==> flow/design.v <==
module cordic_step ( clock, ce, sin_in, cos_in, angle_in, t_angle, atan,
sin_out, cos_out, angle_out, t_angle_out );
parameter integer step = 0;  
parameter integer W = 12;  
input clock, ce;
input signed [W-1:0] sin_in, cos_in, angle_in, t_angle, atan;
output reg signed [W-1:0] sin_out, cos_out, angle_out, t_angle_out;
always @ (posedge clock)
begin
if( ce == 1'b1 )
begin
if(t_angle >= angle_in)
begin
cos_out <= cos_in - (sin_in >>> step);
sin_out <= ((cos_in >>> step) + sin_in);
angle_out <= angle_in + atan;
end
else if (t_angle < angle_in)
begin
cos_out <= cos_in + (sin_in >>> step);
sin_out <= -(cos_in >>> step) + sin_in;
angle_out <= angle_in - atan;
end
t_angle_out <= t_angle;
end  
end
endmodule
module mul_Kn(clock, ce, value_in, value_out, t_angle );
parameter integer W = 12;  
parameter FXP_SHIFT = 10;  
input clock, ce;
input signed[W-1:0] value_in, t_angle;
output reg signed[W-1:0] value_out;
reg signed [2*W-1:0] val, val_0, val_2, val_4, val_5, val_7, val_7_9_d, val_9;  
reg signed [2*W-1:0] val_0_2, val_4_5, val_7_9, val_0_2_4_5, val_0_2_4_5_7_9;  
always @ (posedge clock)
begin
if( ce == 1'b1 )
begin
val = value_in; val_0 <= val; val_2 <= val << 2; val_4 <= val << 4;
val_5 <= val << 5; val_7 <= val << 7; val_9 <= val << 9;
val_0_2 <= val_0 - val_2; val_4_5 <= val_4 - val_5; val_7_9 <= val_7 + val_9;
val_0_2_4_5 <= val_0_2 + val_4_5;
val_7_9_d <= val_7_9;  
val_0_2_4_5_7_9 = val_0_2_4_5 + val_7_9_d;
value_out <= val_0_2_4_5_7_9 >>> FXP_SHIFT;
end
end
endmodule
module cordic_pipeline_rtl( clock, reset, ce, angle_in, sin_out, cos_out, valid_out );
parameter integer W = 12;  
parameter FXP_MUL = 1024;  
parameter PIPE_LATENCY = 15;  
input clock, reset, ce;
input signed [W-1:0] angle_in;  
output signed [W-1:0] sin_out, cos_out;
output valid_out;
wire signed [11:0] atan[0:10];  
assign atan[0] = 12'sd804;
assign atan[1] = 12'sd475;
assign atan[2] = 12'sd251;
assign atan[3] = 12'sd127;
assign atan[4] = 12'sd64;
assign atan[5] = 12'sd32;
assign atan[6] = 12'sd16;
assign atan[7] = 12'sd8;
assign atan[8] = 12'sd4;
assign atan[9] = 12'sd2;
assign atan[10] = 12'sd1;
wire signed [W-1:0] sin_tab [0:11];
wire signed [W-1:0] cos_tab [0:11];
wire signed [W-1:0] t_angle_tab [0:11];  
wire signed [W-1:0] angle_tab [0:11];
reg unsigned [4:0] valid_cnt;  
always@(posedge clock)
begin
if ( reset == 1'b0 )
valid_cnt <= PIPE_LATENCY;  
else
if( ( valid_cnt != 0 ) && ( ce == 1'b1 ) )
valid_cnt <= valid_cnt - 1;  
end
assign valid_out = ( valid_cnt == 0 )? 1'b1 : 1'b0;  
assign cos_tab[0] = 1.0 * FXP_MUL;
assign sin_tab[0] = 0;
assign angle_tab[0] = 0;
assign t_angle_tab[0] = angle_in;
cordic_step #(0) cordic_step_0 ( clock, ce, sin_tab[0], cos_tab[0], angle_tab[0], t_angle_tab[0], atan[0],
sin_tab[1], cos_tab[1], angle_tab[1], t_angle_tab[1] );
cordic_step #(1) cordic_step_1 ( clock, ce, sin_tab[1], cos_tab[1], angle_tab[1], t_angle_tab[1], atan[1],
sin_tab[2], cos_tab[2], angle_tab[2], t_angle_tab[2] );
cordic_step #(2) cordic_step_2 ( clock, ce, sin_tab[2], cos_tab[2], angle_tab[2], t_angle_tab[2], atan[2],
sin_tab[3], cos_tab[3], angle_tab[3], t_angle_tab[3] );
cordic_step #(3) cordic_step_3 ( clock, ce, sin_tab[3], cos_tab[3], angle_tab[3], t_angle_tab[3], atan[3],
sin_tab[4], cos_tab[4], angle_tab[4], t_angle_tab[4] );
cordic_step #(4) cordic_step_4 ( clock, ce, sin_tab[4], cos_tab[4], angle_tab[4], t_angle_tab[4], atan[4],
sin_tab[5], cos_tab[5], angle_tab[5], t_angle_tab[5] );
cordic_step #(5) cordic_step_5 ( clock, ce, sin_tab[5], cos_tab[5], angle_tab[5], t_angle_tab[5], atan[5],
sin_tab[6], cos_tab[6], angle_tab[6], t_angle_tab[6] );
cordic_step #(6) cordic_step_6 ( clock, ce, sin_tab[6], cos_tab[6], angle_tab[6], t_angle_tab[6], atan[6],
sin_tab[7], cos_tab[7], angle_tab[7], t_angle_tab[7] );
cordic_step #(7) cordic_step_7 ( clock, ce, sin_tab[7], cos_tab[7], angle_tab[7], t_angle_tab[7], atan[7],
sin_tab[8], cos_tab[8], angle_tab[8], t_angle_tab[8] );
cordic_step #(8) cordic_step_8 ( clock, ce, sin_tab[8], cos_tab[8], angle_tab[8], t_angle_tab[8], atan[8],
sin_tab[9], cos_tab[9], angle_tab[9], t_angle_tab[9] );
cordic_step #(9) cordic_step_9 ( clock, ce, sin_tab[9], cos_tab[9], angle_tab[9], t_angle_tab[9], atan[9],
sin_tab[10], cos_tab[10], angle_tab[10], t_angle_tab[10] );
cordic_step #(10)cordic_step_10( clock, ce, sin_tab[10], cos_tab[10], angle_tab[10], t_angle_tab[10],
atan[10], sin_tab[11], cos_tab[11], angle_tab[11], t_angle_tab[11] );
mul_Kn mul_Kn_sin ( clock, ce, sin_tab[11], sin_out, t_angle_tab[11] );
mul_Kn mul_Kn_cos ( clock, ce, cos_tab[11], cos_out, t_angle_tab[11] );
endmodule
Settings: LEC_CHECK=0, ABC_AREA=1, CAP_MARGIN=20, CORE_MARGIN=2, CORE_UTILIZATION=72, PLACE_DENSITY_LB_ADDON=0.24, SETUP_SLACK_MARGIN=0.85, SLEW_MARGIN=20; clock period 3.31 ns.
run.sh (not shown) runs the stock make flow with config.mk's settings and CLKGATE_MAP_FILE=.
The baseline ended with an error in 5_1_grt.
Next try:
- ABC_AREA: 1 -> unset
- CORE_UTILIZATION: 72 -> 66
- PLACE_DENSITY_LB_ADDON: 0.24 -> unset
- SETUP_SLACK_MARGIN: 0.85 -> 0.79
- clock period: 3.31 -> 3.13 ns (I/O delays scaled with it)
After rerunning: Now the flow finished with setup timing left; synthesized cell count drops by about 12%; die area rose by about 8%; synthesized area came out lower by 1.1%.
Next try:
- CORE_UTILIZATION: 66 -> 72
- SETUP_SLACK_MARGIN: 0.79 -> -0.24
- clock period: 3.13 -> 4.12 ns (I/O delays scaled with it)
Outcome: The changed run reached the layout checks and failed them: setup timing; sequential cell count does not change; hold slack improved by 0.059 ns; worst setup slack improved by 1.2 ns; area after synthesis stays the same; core utilization falls by 10 points; sequential share of layout area rises by 8.0 points; die area falls by 8.2%; via count falls by 19%; global-route usage falls by 3.0 points.
Next try:
- ABC_AREA: unset -> 1
- PLACE_DENSITY_LB_ADDON: unset -> 0.28
- clock period: 4.12 -> 3.64 ns (I/O delays scaled with it)
The new run finished with setup timing left. Routed wire length goes up by roughly a tenth. Cell count went up by roughly a tenth. Utilization came out higher by 2.2 points. Worst setup slack got worse by 0.15 ns. Clock skew is higher by 0.0054 ns. Design area grows by a few percent. Global-route usage climbs by 1.5 points. Fmax climbs by a little under a tenth.
Next try:
- ABC_AREA: 1 -> unset
- CORE_UTILIZATION: 72 -> 66
- PLACE_DENSITY_LB_ADDON: 0.28 -> unset
- SETUP_SLACK_MARGIN: -0.24 -> 0.85
- clock period: 3.64 -> 3.31 ns (I/O delays scaled with it)
Effect: The changed run ran to the end with violations: setup timing. Via count rose by 12%. Clock skew rose by 0.013 ns.
